==> inputs of 01-02 <==
// top_level
module top_level(f1,f2,p,in_1,in_2,out,clk,clk2);
input [7:0]in_1, in_2;
input clk;
input clk2;
input [15:0]p;   
input [15:0]f1,f2;  
output [15:0]out;
wire [15:0]a,b;
wire [15:0]r1,r2,r3,r4,r5;
convert inst_1(.float(a), .int8(in_1), .clk(clk));  
convert inst_2(.float(b), .int8(in_2), .clk(clk));
mult inst_3(.B(f1), .C(r1), .A(a), .clk(clk));   
mult inst_4(.B(f2), .C(r2), .A(b), .clk(clk));
main_adder inst_5 (.AA(r1), .BB(r2),.clk(clk), .R_add(r3)); 
mux inst_6(.in1(r4), .in2(p), .sel(clk2), .out(r5));  
main_adder inst_7 (.AA(r3), .BB(r5),.clk(clk), .R_add(r4));  
assign out=r4;
endmodule
make LEC_CHECK=0 ABC_AREA=1 CAP_MARGIN=25 CELL_PAD_IN_SITES_DETAIL_PLACEMENT=0 CORE_MARGIN=10 CORE_UTILIZATION=40 CTS_CLUSTER_DIAMETER=319 CTS_CLUSTER_SIZE=10 HOLD_SLACK_MARGIN=0.23 MIN_ROUTING_LAYER=met2 PLACE_DENSITY_LB_ADDON=0.02 SLEW_MARGIN=35 TNS_END_PERCENT=85 finish   # period 7.54 ns
run.sh (not shown) runs the stock make flow with config.mk's settings and CLKGATE_MAP_FILE=.
==> 04-14 (differences from 01-02) <==
Settings changed: ABC_AREA 1 to not set, CAP_MARGIN 25 to 20, CELL_PAD_IN_SITES_DETAIL_PLACEMENT 0 to not set, CORE_MARGIN 10 to 2, CORE_UTILIZATION 40 to 72, CTS_CLUSTER_DIAMETER 319 to not set, CTS_CLUSTER_SIZE 10 to 32, HOLD_SLACK_MARGIN 0.23 to not set, MIN_ROUTING_LAYER met2 to not set, PLACE_DENSITY set to 0.66, PLACE_DENSITY_LB_ADDON 0.02 to not set, SLEW_MARGIN 35 to 20, TNS_END_PERCENT 85 to 35.
==> flow/constraint.sdc (replaced) <==
create_clock -name core_clock -period 10.3 [get_ports {clk}]
set_input_delay 2.0600 -clock core_clock [delete_from_list [all_inputs] [get_ports {clk}]]
set_output_delay 2.0600 -clock core_clock [all_outputs]
set_load 0.01 [all_outputs]
==> 07-16 (differences from 01-02) <==
Settings changed: CAP_MARGIN 25 to 20, CELL_PAD_IN_SITES_DETAIL_PLACEMENT 0 to not set, CORE_MARGIN 10 to 2, CORE_UTILIZATION 40 to 70, CTS_CLUSTER_DIAMETER 319 to not set, CTS_CLUSTER_SIZE 10 to not set, HOLD_SLACK_MARGIN 0.23 to not set, MIN_ROUTING_LAYER met2 to not set, PLACE_DENSITY_LB_ADDON 0.02 to not set, SLEW_MARGIN 35 to 20, TNS_END_PERCENT 85 to not set.
==> flow/constraint.sdc (replaced) <==
create_clock -name core_clock -period 18.2 [get_ports {clk}]
set_input_delay 3.6400 -clock core_clock [delete_from_list [all_inputs] [get_ports {clk}]]
set_output_delay 3.6400 -clock core_clock [all_outputs]
set_load 0.01 [all_outputs]
==> 05-24 (differences from 01-02) <==
Settings changed: ABC_AREA 1 to not set, CAP_MARGIN 25 to 20, CELL_PAD_IN_SITES_DETAIL_PLACEMENT 0 to not set, CORE_MARGIN 10 to 2, CORE_UTILIZATION 40 to 72, CTS_CLUSTER_DIAMETER 319 to not set, CTS_CLUSTER_SIZE 10 to 46, HOLD_SLACK_MARGIN 0.23 to not set, MIN_ROUTING_LAYER met2 to not set, PLACE_DENSITY_LB_ADDON 0.02 to 0.29, SETUP_SLACK_MARGIN set to 2.43, SLEW_MARGIN 35 to 20, TNS_END_PERCENT 85 to not set.
==> flow/constraint.sdc (replaced) <==
create_clock -name core_clock -period 9.38 [get_ports {clk}]
set_input_delay 1.8760 -clock core_clock [delete_from_list [all_inputs] [get_ports {clk}]]
set_output_delay 1.8760 -clock core_clock [all_outputs]
set_load 0.01 [all_outputs]
==> summary of the runs <==
The highest design area belongs to 01-02, the lowest to 07-16. Clock skew: 04-14 > 07-16 > 01-02. 01-02 finished but failed the layout checks on negative setup slack. 05-24 aborted during global routing (GRT-0232). 07-16 completed with no timing, DRC or antenna violations. 04-14 completed and failed the layout checks on negative setup slack. Core utilization: 04-14 > 07-16 > 01-02. In 01-02 the hold slack is lower than in 04-14, by 89 ps. The highest cell count belongs to 01-02, the lowest to 04-14. Area after synthesis is the same in 07-16 and 01-02.
==> figures <==
Status: 04-14 finished with violations; 01-02 finished with violations; 07-16 no timing/DRC/antenna violations; 05-24 aborted with a tool error
Failing step: 04-14 -; 01-02 -; 07-16 -; 05-24 global routing
Reasons for failing layout checks: 04-14 negative setup slack; 01-02 negative setup slack; 07-16 -; 05-24 -
Tally of OpenROAD warnings: 04-14 89; 01-02 86; 07-16 85; 05-24 -
Comb/total area: 04-14 67.8%; 01-02 60.0%; 07-16 65.4%; 05-24 -
Area share of and-or/or-and cells after synthesis: 04-14 17.8%; 01-02 11.1%; 07-16 11.1%; 05-24 17.8%
Post-Synthesis Cell Area: 04-14 0.0206 mm2; 01-02 0.0197 mm2; 07-16 0.0197 mm2; 05-24 0.0206 mm2
Multi-input logic cell count: 04-14 1920; 01-02 2002; 07-16 2002; 05-24 -
Start point of the critical path: 04-14 inst_2.mantissa[3]; 01-02 inst_1.mantissa[5]; 07-16 inst_1.mantissa[7]; 05-24 -
Clk slew on worst S/H paths: 04-14 70 ps; 01-02 70 ps; 07-16 70 ps; 05-24 -
Largest fanout on the critical path: 04-14 8; 01-02 7; 07-16 13; 05-24 -
Ratio of layout area to synthesized area: 04-14 1.153x; 01-02 1.228x; 07-16 1.082x; 05-24 -
Kind of start point of the critical path: 04-14 flop; 01-02 flop; 07-16 flop; 05-24 -
Total Negative Setup Slacks: 04-14 -33380 ps; 01-02 -48240 ps; 07-16 0 ps; 05-24 -
Register area: 04-14 0.00321 mm2; 01-02 0.00321 mm2; 07-16 0.00316 mm2; 05-24 -
DP Cell Count: 04-14 3000; 01-02 3702; 07-16 3201; 05-24 3015
Worst-case setup slack after placement: 04-14 -1620 ps; 01-02 -2510 ps; 07-16 1620 ps; 05-24 -2160 ps
Number of optimization iterations in the first detailed-route pass: 04-14 10; 01-02 10; 07-16 6; 05-24 -
Nonclk buf count: 04-14 226; 01-02 327; 07-16 86; 05-24 -


==> maple: inputs <==
==> flow/design.v <==
module top_level(f1,f2,p,in_1,in_2,out,clk,clk2);
input [7:0]in_1, in_2;
input clk;
input clk2;
input [15:0]p;   
input [15:0]f1,f2;  
output [15:0]out;
wire [15:0]a,b;
wire [15:0]r1,r2,r3,r4,r5;
convert inst_1(.float(a), .int8(in_1), .clk(clk));  
convert inst_2(.float(b), .int8(in_2), .clk(clk));
mult inst_3(.B(f1), .C(r1), .A(a), .clk(clk));   
mult inst_4(.B(f2), .C(r2), .A(b), .clk(clk));
main_adder inst_5 (.AA(r1), .BB(r2),.clk(clk), .R_add(r3)); 
mux inst_6(.in1(r4), .in2(p), .sel(clk2), .out(r5));  
main_adder inst_7 (.AA(r3), .BB(r5),.clk(clk), .R_add(r4));  
assign out=r4;
endmodule
module convert( float, int8,clk);
input clk;
output [15:0] float;
input [7:0] int8;
reg [4:0] exp;
reg [9:0] mantissa;
integer i;
always @(negedge clk)
begin
if(int8 != 8'b0) 
begin
for(i = 0; i < 8; i = i + 1)
    if(int8[i]) 
      exp = i;
      if(exp < 10)
      mantissa = int8 << (10 - exp);
      else
      mantissa = int8;
      exp = exp + 15;
 end
else begin
 mantissa=0;
exp=0;
    end
end
assign float = {1'b0, exp, mantissa};
endmodule
module mult(B,C, A, clk);
input  [15:0]A;
input clk;
input [15:0]B;
output reg    [15:0]C;
wire          [5:0]e;   
wire           [21:0]m;  
wire            [10:0]A_m;     
wire            [10:0]B_m;     
reg           [4:0]C_e;  
wire            C_sign;  
reg           [9:0]C_m;  
assign C_sign=(A[15]^B[15]); 
assign e[5:0]=(A[14:10]+B[14:10]-4'b1111); 
assign A_m[10:0]={1'b1, A[9:0]};
assign B_m[10:0]={1'b1, B[9:0]};
assign m[21:0]=(A_m[10:0])*(B_m[10:0]);   
always@(posedge clk)
begin
if (A==0)   
  begin
  C<=16'b0;
  end
else begin
    if (m[21]==1'b1) 
    begin
    C_m=m[20:11];
    C_e=e[4:0]+m[21];
    C<={C_sign,C_e[4:0],C_m[9:0]};
    end 
    else begin
    C_m=m[19:10];
    C_e=e[4:0]+m[21];
    C<={C_sign,C_e[4:0],C_m[9:0]};
    end
end
end
endmodule
module main_adder (AA, BB,clk, R_add);
input [15:0] AA, BB; 
input clk;             
output  [15:0] R_add;                
wire [14:0]temp_Sum_M_C; 
wire [13:0]temp_Sub_M_C, temp_lza_count_reg;
wire [15:0]temp_L, temp_S;
compare_adder inst_1  (.C_L(temp_L), .C_S(temp_S), .A(AA), .B(BB),.clk(clk));  
shift_adder inst_2    ( temp_sign, temp_Sum_M_C, temp_Sub_M_C, temp_lza_count_reg, temp_L, temp_S,clk);
adder inst_3          (R_add, temp_L, temp_S, temp_sign, temp_Sum_M_C, temp_Sub_M_C, temp_lza_count_reg,clk );
endmodule
module compare_adder (C_L, C_S, A, B,clk);
input [15:0] A, B;
input clk;
output reg[15:0] C_L, C_S;
always@ (posedge clk)
if (A[14:0]>=B[14:0])
 begin
C_L<=A[15:0]; C_S<=B[15:0];
 end
 else begin
C_L<=B[15:0]; C_S<=A[15:0];
 end
endmodule
module shift_adder ( sign, Sum_M_C, Sub_M_C, lza_count_reg,L, S,clk);
input [15:0] L, S;  
input clk;             
output reg sign;                       
reg [13:0] M_C_L, M_C_S;        
reg [13:0]M_C_Lnew, M_C_Snew;   
output  reg[14:0] Sum_M_C;             
output  reg[13:0] Sub_M_C;            
reg [13:0] Sub_M_CS;                     
output reg [13:0] lza_count_reg;                
reg [4:0] count; 
always@ (*)
begin
M_C_L[13:0]={1'b1, L[9:0], 3'b000};                      
M_C_S[13:0]={1'b1, S[9:0], 3'b000};
sign=L[15];                                              
M_C_Snew[13:0]=M_C_S[13:0]>>(L[14:10]-S[14:10]);         
M_C_Lnew[13:0]=M_C_L[13:0];                              
Sum_M_C[14:0]=M_C_Lnew[13:0]+ M_C_Snew[13:0];            
Sub_M_C[13:0]=M_C_Lnew[13:0]- M_C_Snew[13:0];            
begin 
lza_count_reg=14;                                            
for( count=0; count<14; count=count+1 ) 
if( Sub_M_C[ count ] ) 
lza_count_reg=13-count; 
end 
end
endmodule
module adder(R_add, L, S, sign, Sum_M_C, Sub_M_C,lza_count_reg,clk );
input clk;
input [15:0] L, S;               
input sign;                       
input [14:0] Sum_M_C;             
input [13:0] Sub_M_C;            
reg [13:0] Sub_M_CS;                     
input [13:0] lza_count_reg;                
output reg [15:0] R_add;                
always @(posedge clk)
begin
if (L==0 &  S==0)
  begin
  R_add<=16'b0;
  end
  else begin
if (L[15]^S[15]==0)            
 begin
R_add[15]<=sign;                      
R_add[14:10]<=L[14:10]+Sum_M_C[14];   
 if (Sum_M_C[14]==1)
 begin
 R_add[9:0]<=Sum_M_C[13:4];
 end 
 else begin
 R_add[9:0]<=Sum_M_C[12:3];             
 end
 end 
 else begin                         
R_add[15]<=sign;
R_add[14:10]<=L[14:10]-lza_count_reg;
Sub_M_CS[13:0]=(Sub_M_C[13:0]<<lza_count_reg);
R_add[9:0]<=Sub_M_CS[12:3];          
end
end
end
endmodule
module mux(in1, in2, sel, out);  
input [15:0]in1,in2;
input sel;
output reg [15:0]out;
 always @ (*)  
 begin : MUX        
   if (sel == 1'b0) begin
      out = in1;
   end else begin
       out = in2 ;
   end
end
endmodule  
==> flow/run.sh <==
#!/bin/bash
# the make line also repeats each setting of config.mk as NAME=value (left out here)
make -C /OpenROAD-flow-scripts/flow DESIGN_CONFIG=/design/flow/config.mk WORK_HOME=/design/flow/orfs CLKGATE_MAP_FILE= finish
==> flow/config.mk <==
export PLATFORM = sky130hd
export DESIGN_NAME = top_level
export DESIGN_NICKNAME = top_level
export VERILOG_FILES = /design/flow/design.v
export SDC_FILE = /design/flow/constraint.sdc
export NUM_CORES = 4
export LEC_CHECK = 0
export ABC_AREA = 1
export CAP_MARGIN = 20
export CELL_PAD_IN_SITES_DETAIL_PLACEMENT = 2
export CELL_PAD_IN_SITES_GLOBAL_PLACEMENT = 3
export CORE_ASPECT_RATIO = 1.81
export CORE_MARGIN = 9
export CORE_UTILIZATION = 68
export CTS_CLUSTER_DIAMETER = 96
export CTS_CLUSTER_SIZE = 28
export GPL_TIMING_DRIVEN = 0
export MAX_ROUTING_LAYER = met5
export MIN_ROUTING_LAYER = met2
export PLACE_DENSITY_LB_ADDON = 0.1
export SLEW_MARGIN = 35
==> flow/constraint.sdc <==
create_clock -name core_clock -period 11.0 [get_ports {clk}]
set_input_delay 2.2000 -clock core_clock [delete_from_list [all_inputs] [get_ports {clk}]]
set_output_delay 2.2000 -clock core_clock [all_outputs]
set_load 0.01 [all_outputs]
==> cedar: changes against maple <==
CELL_PAD_IN_SITES_GLOBAL_PLACEMENT = 1   (was 3)
CORE_UTILIZATION = 53   (was 68)
MAX_ROUTING_LAYER = met4   (was met5)
==> fjord: changes against maple <==
CELL_PAD_IN_SITES_DETAIL_PLACEMENT = unset   (was 2)
CELL_PAD_IN_SITES_GLOBAL_PLACEMENT = unset   (was 3)
CORE_ASPECT_RATIO = unset   (was 1.81)
CORE_MARGIN = 2   (was 9)
CORE_UTILIZATION = 72   (was 68)
CTS_CLUSTER_DIAMETER = 343   (was 96)
CTS_CLUSTER_SIZE = 96   (was 28)
GPL_TIMING_DRIVEN = unset   (was 0)
MAX_ROUTING_LAYER = unset   (was met5)
MIN_ROUTING_LAYER = unset   (was met2)
PLACE_DENSITY_LB_ADDON = unset   (was 0.1)
SLEW_MARGIN = 20   (was 35)
TNS_END_PERCENT = 5   (was unset)
==> flow/constraint.sdc (replaced) <==
create_clock -name core_clock -period 7.4 [get_ports {clk}]
set_input_delay 1.4800 -clock core_clock [delete_from_list [all_inputs] [get_ports {clk}]]
set_output_delay 1.4800 -clock core_clock [all_outputs]
set_load 0.01 [all_outputs]
==> results <==
- fjord completed, yet does not pass: negative setup slack. cedar stopped in detailed placement (3_5_place_dp). maple died in global placement without I/O (3_1_place_gp_skip_io) on FLW-0024.
- The lowest die size belongs to fjord, the highest to cedar.
- In synthesized area, maple and cedar do not differ.
- In synthesized cell count, fjord and maple do not differ.
==> figures <==
metric                                                                                              cedar                                                maple                     fjord
Vertical extent of the die                                                                         277 µm                                               247 µm                    169 µm
Boundary pin count                                                                                     82                                                    -                        82
Final estimated routing congestion in global placement                                               1.17                                                    -                     0.980
XOR/XNOR share of the synthesized area                                                              3.18%                                                3.18%                     3.18%
Top-area cell share                                                                                 16.9%                                                16.9%                     16.9%
Horizontal die dimension                                                                           161 µm                                               144 µm                    169 µm
Fraction of the core area occupied by cells at floorplan                                            53.8%                                                69.2%                     73.3%
Yosys stat chip area                                                                            19700 µm²                                            19700 µm²                 19700 µm²
Die Outline Area                                                                                44700 µm²                                            35700 µm²                 28700 µm²
Post-synthesis compound-gate area fraction                                                          11.1%                                                11.1%                     11.1%
Yosys Instances                                                                                      2841                                                 2841                      2841
Yosys top cell by instances                                                      sky130_fd_sc_hd__nand2_1                             sky130_fd_sc_hd__nand2_1  sky130_fd_sc_hd__nand2_1
Synthesized area                                                                                19700 µm²                                            19700 µm²                 19700 µm²
Post-synthesis share of cell area spent on and, or, nand and nor gates                              24.4%                                                24.4%                     24.4%
Count of synthesis-stage warnings from yosys                                                            7                                                    7                         7
Std-Cell Core Area                                                                              36600 µm²                                            28500 µm²                 26900 µm²
Std-Cell Rows                                                                                          94                                                   83                        60
Result of the run                                                               aborted with a tool error                            aborted with a tool error  finished with violations
Stage where the flow stopped                                            detailed placement (3_5_place_dp)  global placement without I/O (3_1_place_gp_skip_io)                         -
Layout check failures                                                                                   -                                                    -      negative setup slack
Buffers added on ports                                                                                 80                                                    -                        81
